maple:
==> flow/design.v (excerpt) <==
module processor(
  input clk,
  input rst,
  input [31:0] instruction,
  output [31:0] instruction_addr);
Settings: LEC_CHECK=0, CAP_MARGIN=20, CORE_MARGIN=2, CORE_UTILIZATION=40, PLACE_DENSITY=0.6, SLEW_MARGIN=20; clock period 12.3 ns.
run.sh (not shown) runs the stock make flow with config.mk's settings and CLKGATE_MAP_FILE=.
Both conditions hold for maple: the flow ran to the end and the final layout passed the timing, design-rule and antenna checks.
The inputs of birch differ from those of maple as listed below.
# maple
export LEC_CHECK = 0
export CAP_MARGIN = 20
export CORE_MARGIN = 2
export CORE_UTILIZATION = 40
export PLACE_DENSITY = 0.6
export SLEW_MARGIN = 20
create_clock -name core_clock -period 12.3 [get_ports {clk}]
# birch
export LEC_CHECK = 0
export ABC_AREA = 1
export CAP_MARGIN = 40
export CELL_PAD_IN_SITES_DETAIL_PLACEMENT = 2
export CORE_MARGIN = 2
export CORE_UTILIZATION = 24
export CTS_CLUSTER_DIAMETER = 290
export CTS_CLUSTER_SIZE = 16
export MAX_ROUTING_LAYER = met4
export SLEW_MARGIN = 20
create_clock -name core_clock -period 12.5 [get_ports {clk}]
[summary]
Compared birch vs maple, and setup slack is down in birch.
What the final checks of birch revealed, after a flow that finished every stage, was a layout that fails on max-capacitance violations, max-slew violations, negative setup slack.
Against maple as the reference, birch delivers a lower average cell area after synthesis.
birch -> maple: buffer levels on the longest clock path delta 0, exact match
Final design instance area without fill up 0.0068 mm^2 in birch wrt maple
Row synthesized instance count: birch higher / maple lower
Routed wire in birch totals more than in maple.
birch: combined buffer and inverter count along the critical path higher than maple
The run showing the greater global-route usage is birch.
Cmp birch and maple / wire length of the first global-routing pass / lower: maple
Run comparison: maple launching element of the worst setup path instruction[10]; birch launching element of the worst setup path instruction[9]
Area share of xor/xnor cells in the synthesized design: birch < maple
Post-route worst hold slack (lower): maple


The RTL this note starts from:
==> flow/design.v <==
module mem_registradores(
  input         clk,
  input         w,
  input  [4:0]  dst1,
  input  [4:0]  src1,
  input  [4:0]  src2,
  output [31:0] v1,
  output [31:0] v2,
  input  [31:0] t1);
reg [31:0] memory [31:0];
assign v1 = memory[src1];
assign v2 = memory[src2];
always @(posedge clk) begin
  if (w) begin
    memory[dst1] <= t1;
  end
end
endmodule
module alu(
  input [31:0] v1,
  input [31:0] v2,
  input [4:0]  op,
  output [31:0] alu_out);
reg [31:0] alu_out_reg;
assign alu_out = alu_out_reg;
always @(v1, v2, op) begin
  case(op)
    0: alu_out_reg = v1 + v2;
    1: alu_out_reg = v1 - v2;
    2: alu_out_reg = v1 * v2;
    3: alu_out_reg = v1 << v2;
    4: alu_out_reg = v1 & v2;
    5: alu_out_reg = v1 | v2;
    default: alu_out_reg = 32'd0;
  endcase
end
endmodule
module inst_decoder(
  input [31:0] instruction,
  output b,  
  output w,  
  output [4:0] op,  
  output i,  
  output [4:0] imm,  
  output [4:0] dst1,  
  output [4:0] src1,  
  output [4:0] src2);  
  assign op   = instruction[31:27];
  assign b    = instruction[26];
  assign w    = instruction[25];
  assign i    = instruction[24];
  assign dst1 = instruction[23:19];
  assign src1 = instruction[18:14];
  assign src2 = instruction[13:9];
  assign imm  = instruction[8:4];
endmodule
module processor(
  input clk,
  input rst,
  input [31:0] instruction,
  output [31:0] instruction_addr);
  wire b, w, i;
  wire [4:0] op;
  wire [4:0] imm;
  wire [4:0] dst1;
  wire [4:0] src1;
  wire [4:0] src2;
  wire [31:0] alu_out;
  wire [31:0] t1;
  wire [31:0] v1;
  wire [31:0] v2;
  assign t1 = i ? alu_out : imm;
  reg [31:0] pc;
  assign instruction_addr = pc;
  always @(posedge clk) begin
    if (rst)
      pc <= 0;
    else if (b)
      pc <= pc + t1;
    else
      pc <= pc + 1;
  end
  mem_registradores R(
    clk,
    w,
    dst1,
    src1,
    src2,
    v1,
    v2,
    t1);
  alu A(
    v1,
    v2,
    op,
    alu_out);
  inst_decoder D(
    instruction, 
    b, 
    w, 
    op, 
    i, 
    imm, 
    dst1, 
    src1, 
    src2);
  endmodule
clock: 8.36 ns
lec_check: 0
cap_margin: 20
core_margin: 2
core_utilization: 64
slew_margin: 20
The first run finished but fails on negative setup slack.
Next try:
Settings changed: CORE_ASPECT_RATIO set to 0.68, CORE_UTILIZATION 64 to 40, GPL_TIMING_DRIVEN set to 0, HOLD_SLACK_MARGIN set to 0.27, MAX_ROUTING_LAYER set to met4, PLACE_DENSITY set to 0.6, SLEW_MARGIN 20 to 0.
Clock period 8.36 ns to 12.5 ns, I/O delays scaled along.
Outcome: The new run completed, yet does not pass: negative setup slack; cell area drops by 3.8%; hold slack gains 0.026 ns; first-iteration DRC count came out higher by 18%; synthesized cell count stays the same; global-route usage goes down by 11 points; area after synthesis is unchanged.
Next try:
Settings changed: CORE_ASPECT_RATIO 0.68 to unset, CORE_UTILIZATION 40 to 59, GPL_TIMING_DRIVEN 0 to unset, HOLD_SLACK_MARGIN 0.27 to unset, SLEW_MARGIN 0 to 20.
Clock period 12.5 ns to 8.75 ns, I/O delays scaled along.
The changed run finished with negative setup slack left. Clock-buffer cell count fell by 8. Global-route usage rose by 8.5 points. Final cell count goes down by 2.1%. Die size fell by 32%. Routed wire length fell by 17%. Register-to-register slack gets worse by 2.9 ns. Cell area climbs by 3.7%. Clock skew is higher by 0.017 ns. Via count is lower by 0.86%.
Next try:
Settings changed: CAP_MARGIN 20 to 10, CELL_PAD_IN_SITES_GLOBAL_PLACEMENT set to 0, CORE_UTILIZATION 59 to 66, CTS_CLUSTER_SIZE set to 44, MAX_ROUTING_LAYER met4 to met5, PLACE_DENSITY 0.6 to unset.
Clock period 8.75 ns to 6.82 ns, I/O delays scaled along.
Result: The new run finished but fails on negative setup slack; cell area went up slightly; non-clock buffer count went up by 44; critical path depth went down by 5; register-to-register slack got worse by 2.1 ns; global-route usage went up by 6.2 points; setup slack got worse by 1.7 ns; first-iteration DRC count went up by a quarter to a third; count of clock-buffer cells in the layout went down by 2; cell count went down slightly.
